## 11-24
==> flow/design.v <==
`timescale 1ns/1ns
module MIPS(input clk, rst,
	output [31:0] imem_addr, input [31:0] imem_data,
	output [31:0] dmem_addr, output [31:0] dmem_wdata, output dmem_we, input [31:0] dmem_rdata);
	wire Is_SV, MemtoReg, Reg_Write, Mem_Read, Mem_Write ,  Branch, ALUsrc, ld;
	wire [1:0] regDst, writeDst, Jump;
	wire [2:0] ALUOp;
	wire [3:0] ALUOperation;
	wire [5:0] func, opcode;
	Data_path DP(clk , rst  , MemtoReg , Reg_Write , Mem_Read, Mem_Write , Branch , ALUsrc ,  ld , regDst ,   writeDst , Jump , ALUOperation, func, opcode,
		imem_addr, imem_data, dmem_addr, dmem_wdata, dmem_we, dmem_rdata);
	controller CU(opcode , MemtoReg , Reg_Write , Mem_Read ,Mem_Write ,  Branch , ALUsrc , ld , regDst ,  writeDst , Jump , ALUOp);
	ALU_control ALU_CU(func , ALUOp , ALUOperation);
endmodule
`timescale 1ns/1ns
module Data_path (input clk , reset , MemtoReg , Reg_Write , Mem_Read, Mem_Write  , Branch , ALUsrc ,  ld ,input [1:0] regDst ,   writeDst , Jump , input[3:0] ALUOperation, output [5:0]func, opcode,
  output [31:0] imem_addr, input [31:0] imem_data, output [31:0] dmem_addr, output [31:0] dmem_wdata, output dmem_we, input [31:0] dmem_rdata);
  wire [31:0] adrToPC, PC_out, PC_inc_out, Extend_data, instruction, WritetoReg_data,
  high_out, low_out, write_data, Read_data1, Read_data2, Operand_data2, branch_data
  , Mem_read_value , shifted_ext , adr_inc_out , concated;
  wire [63:0] ALU_result;
  wire Zero;
  wire [4:0] write_reg;
  wire [27:0] shifted_inst;
  PC CUT_PC(clk , reset, adrToPC , PC_out);
  PC_inc CUT_PCinc(PC_out, PC_inc_out);
  Sign_extend CUT_SE(instruction[15:0] , Extend_data);
  assign imem_addr = PC_out;
  assign instruction = imem_data;
  Mux4to1_32bit CUT_mux4_32( WritetoReg_data , PC_inc_out, high_out , low_out , writeDst , write_data);
  Mux3to1_5bit CUT_mux3_5( instruction[20:16] , instruction[15:11], 5'b11111, regDst , write_reg);
  Register_file CUT_RF(clk , reset ,  instruction[25:21] , instruction[20:16] , write_reg , write_data , Reg_Write , Read_data1 ,Read_data2);
  Mux2to1_32bit CUT_mux2_32( Read_data2 ,Extend_data , ALUsrc , Operand_data2);
  Shl2_32 CUT_shl2(Extend_data , shifted_ext);
  address_inc CUT_inc_adr( PC_inc_out, shifted_ext , adr_inc_out);
  assign can_branch = Zero & Branch;
  Mux2to1_32bit CUT3_mux2_32( PC_inc_out , adr_inc_out ,can_branch , branch_data);
  Shl2_26 CUT2_shl2( instruction[25:0] , shifted_inst);
  assign concated = {PC_inc_out[31:28], shifted_inst};
  Mux3to1_32bit CUT2_mux3_32( branch_data , concated, Read_data1 , Jump, adrToPC);
  ALU_32bit CUT_ALU(Read_data1, Operand_data2 , ALUOperation , ALU_result, Zero);
  REG32 High(reset, clk, ld, ALU_result[63:32], high_out);
  REG32 Low(reset, clk, ld, ALU_result[31:0], low_out);
  assign dmem_addr = ALU_result[31:0];
  assign dmem_wdata = Read_data2;
  assign dmem_we = Mem_Write;
  assign Mem_read_value = dmem_rdata;
  Mux2to1_32bit CUT2_mux2_32( ALU_result[31:0] , Mem_read_value ,MemtoReg , WritetoReg_data);
  assign func = instruction[5:0];
  assign opcode = instruction[31:26];
 endmodule
module controller (input [5:0] opcode , output reg MemtoReg , Reg_Write , Mem_Read , Mem_Write ,  Branch , ALUsrc , ld ,output reg [1:0] regDst ,  writeDst , Jump , output reg  [2:0] ALUOp);
	parameter [5:0] R_TYPE = 6'b000000;
	parameter [5:0] ADD_IMEDIATE = 6'b000001;  
	parameter [5:0] SLT_IMEDIATE = 6'b000010;  
	parameter [5:0] LOAD_WORD = 6'b000011;  
	parameter [5:0] SAVE_WORD = 6'b000100;  
	parameter [5:0] BRANCH_EQUAL = 6'b000101;  
	parameter [5:0] JUMP = 6'b000110;  
	parameter [5:0] JUMP_REG = 6'b000111;  
	parameter [5:0] JUMP_AND_LINK = 6'b001000;  
	always @ (*)
	begin 
		{MemtoReg , Reg_Write , Mem_Read , Branch , ALUsrc , ld, regDst , writeDst , Mem_Write ,  Jump , ALUOp} = 16'b0;
		Mem_Write = 1'b0;
		case (opcode)
		R_TYPE: begin  
			{regDst, Reg_Write, ALUsrc, MemtoReg, writeDst, Jump} = 9'b011000000;
			ALUOp = 3'b101;
		end
		ADD_IMEDIATE: begin  
			{regDst, Reg_Write, ALUsrc, MemtoReg, writeDst, Jump} = 9'b001100000;
			ALUOp = 3'b000;
		end
		SLT_IMEDIATE: begin  
			{regDst, Reg_Write, ALUsrc, MemtoReg, writeDst, Jump} = 9'b001100000;
			ALUOp = 3'b011;
		end	
		LOAD_WORD: begin  
			{regDst, MemtoReg, Reg_Write, Mem_Read, ALUsrc, writeDst, Jump} = 10'b0011110000;
			ALUOp = 3'b000;
			end	
		SAVE_WORD:begin  
			{ALUsrc, Mem_Write ,Jump} = 4'b1100;
			ALUOp = 3'b000;
			end
		BRANCH_EQUAL:begin  
			{Branch, Jump} = 3'b100;
			ALUOp = 3'b001;
		end
		JUMP:begin  
			{Jump} = 2'b01;
			end	
		JUMP_AND_LINK:begin  
			{Reg_Write, regDst, writeDst, Jump} = 7'b1100101;
			end
		JUMP_REG:begin  
			{Jump} = 2'b10;
			end		
		endcase
	end
endmodule 
module ALU_control(input [5:0] func , input [2:0] ALUop , output reg [3:0] ALUoperation);  
always @ (*)
	begin 
	  ALUoperation = 4'b0000;
	  case(ALUop)
	    0: ALUoperation = 4'b0000;  
	    1: ALUoperation = 4'b0111;  
	    2: ALUoperation = 4'b1000;  
	    3: ALUoperation = 4'b0110;  
	    4: ALUoperation = 4'b0010;  
	    5: case(func)
	         0: ALUoperation = 4'b0000;  
	         1: ALUoperation = 4'b0001;  
	         2: ALUoperation = 4'b0011;  
	         3: ALUoperation = 4'b0100;  
	         4: ALUoperation = 4'b0101;  
	         5: ALUoperation = 4'b0110;  
	         default: ALUoperation = 4'b0000;
	         endcase
	    default: ALUoperation = 4'b0000;
	     endcase
  end
endmodule
module ALU_32bit( input [31:0] In1 ,In2 , input [3:0] ALU_Sel ,output [63:0] Out, output Zero);
  reg [63:0] ALU_Result;
  reg temp_zero;
  always @(*)
  begin
      ALU_Result = 64'b0;
      temp_zero = 1'b0;
      case(ALU_Sel)
      4'b0000:  
       ALU_Result = In1 + In2; 
      4'b0001:  
       ALU_Result = In1 - In2;
      4'b0011:  
       ALU_Result = In1 & In2;
      4'b0100:  
       ALU_Result = In1 | In2;
      4'b0101:  
       ALU_Result = In1 ^ In2;
      4'b0110:  
       ALU_Result = ( In1 < In2 ) ? 32'd1 : 32'd0;
      4'b0111:  
       temp_zero = ( In1 == In2 ) ? 1'd1 : 1'd0  ;
      4'b1000:  
       temp_zero =  ( In1 == In2 ) ? 1'd0 : 1'd1;
        default: ALU_Result = 64'b0 ; 
      endcase
  end
  assign Out = ALU_Result;
  assign Zero = temp_zero;
endmodule
`timescale 1ns/1ns
module Register_file ( input clk, reset , input [4:0] Read_reg1 , Read_reg2 , write_reg ,  input [31:0] write_data , input reg_write ,output [31:0] Read_data1 ,Read_data2 );
	reg [31:0] Reg_data [0:31];
 	wire [31:0] test;
	assign test = Reg_data[9];
	integer i;
	assign Read_data1 = Reg_data[Read_reg1];
	assign Read_data2 = Reg_data[Read_reg2];
	always @ (posedge clk)
	begin 
		if ( reset )
			begin
				for ( i=0 ; i < 32 ; i = i+1)
					Reg_data [i] <= 0;
			end
		else 
			begin 
				if ( reg_write )
					if ( write_reg != 5'b0 )
						Reg_data[write_reg] <= write_data;
					else
					  Reg_data[write_reg] <= Reg_data[write_reg];
			end
	end
endmodule
`timescale 1ns/1ns
module REG32(input rst, clk, ld, input [31:0]data, output reg [31:0]out);
  always @(posedge clk) begin
      if(rst) out<=32'b0;
      else if(ld==1) out<=data;
      else out<=out;
  end
endmodule
`timescale 1ns/1ns
module PC(input clk , reset,  input [31:0] PC , 	output reg [31:0] PC_out);
	always @(posedge clk) begin
		if (reset)
			PC_out <=32'b0;
		else 
			PC_out <= PC;
	end
endmodule
module PC_inc ( input [31:0] PC , output [31:0] PC_inc_out);
	assign PC_inc_out = PC + 4;
endmodule
module address_inc( input [31:0] In1 , In2 , output [31:0] adr_inc_out);
	assign adr_inc_out = In1 + In2;
endmodule	
module Mux2to1_32bit( input [31:0] In1 , In2 ,input Sel , output [31:0]Out);
	assign Out = (Sel == 1'b0) ? In1 : 
	             (Sel == 1'b1) ? In2 : 32'bx;
endmodule
module Mux3to1_5bit( input [4:0] In1 , In2, In3 , input [1:0]Sel , output [4:0]Out);
	assign Out = (Sel == 2'b00) ? In1 : 
	             (Sel == 2'b01) ? In2 : 
	             (Sel == 2'b10) ? In3 : 5'bx;
endmodule
module Mux3to1_32bit( input [31:0] In1 , In2, In3 , input [1:0]Sel , output [31:0]Out);
	assign Out = (Sel == 2'b00) ? In1 : 
	             (Sel == 2'b01) ? In2 : 
	             (Sel == 2'b10) ? In3 : 32'bx;
endmodule
module Mux4to1_32bit( input [31:0] In1 , In2, In3 , In4 , input [1:0]Sel , output [31:0]Out);
	assign Out = (Sel == 2'b00) ? In1 : 
	             (Sel == 2'b01) ? In2 : 
	             (Sel == 2'b10) ? In3 : 
	             (Sel == 2'b11) ? In4 : 32'bx;
endmodule
module Sign_extend ( input [15:0] In , output reg [31:0] Out);
	integer i;
	always @ (*)
	begin 
		for ( i=16 ; i<32 ; i = i+1 )
		begin 
			Out [i] = In[15];
			Out [i-16] = In[i-16];
		end
	end
endmodule
module Shl2_32(input [31:0] In , 	output [31:0] Out);
    assign Out = {In[29:0], 2'b00};
endmodule
module Shl2_26(input [25:0] In , 	output [27:0] Out);
    assign Out = {In, 2'b00};
endmodule
Settings: LEC_CHECK=0, CAP_MARGIN=20, CORE_MARGIN=5, CORE_UTILIZATION=40, CTS_CLUSTER_DIAMETER=54, GPL_TIMING_DRIVEN=1, MAX_ROUTING_LAYER=met4, SLEW_MARGIN=15; clock period 10.5 ns.
run.sh (not shown) runs the stock make flow with config.mk's settings and CLKGATE_MAP_FILE=.
Modified inputs, 03-22 compared to 11-24
==> flow/config.mk <==
export PLATFORM = sky130hd
export DESIGN_NAME = MIPS
export DESIGN_NICKNAME = MIPS
export VERILOG_FILES = /design/flow/design.v
export SDC_FILE = /design/flow/constraint.sdc
export NUM_CORES = 4
export LEC_CHECK = 0
export ABC_AREA = 0
export CAP_MARGIN = 20
export CORE_MARGIN = 2
export CORE_UTILIZATION = 72
export CTS_CLUSTER_DIAMETER = 244
export CTS_CLUSTER_SIZE = 98
export PLACE_DENSITY = 0.39
export SLEW_MARGIN = 20
==> flow/constraint.sdc <==
create_clock -name core_clock -period 6.25 [get_ports {clk}]
set_input_delay 1.2500 -clock core_clock [delete_from_list [all_inputs] [get_ports {clk}]]
set_output_delay 1.2500 -clock core_clock [all_outputs]
set_load 0.01 [all_outputs]
### Flow results
Status(03-22) = ERROR, stage = 5_1_grt. Compared with 11-24, in 03-22 cell area after placement moved up; cell total in the yosys stat output level; post-synthesis instance area level. 03-22 vs. 11-24: total clock buffers created by CTS decreased 101; setup fix buffers added after clock tree synthesis increased 148; chip footprint decreased 46%; number of H-tree levels decreased 2. Standard cell core area went down by more than a quarter going from 11-24 to 03-22. As far as maximum root-to-sink buffer count goes, 03-22 and 11-24 are indistinguishable; the numbers are identical. Gate count of the mapped netlist essentially unchanged between 03-22 and 11-24. Comparing 11-24 with 03-22, the count of different cell masters after synthesis came out essentially unchanged.
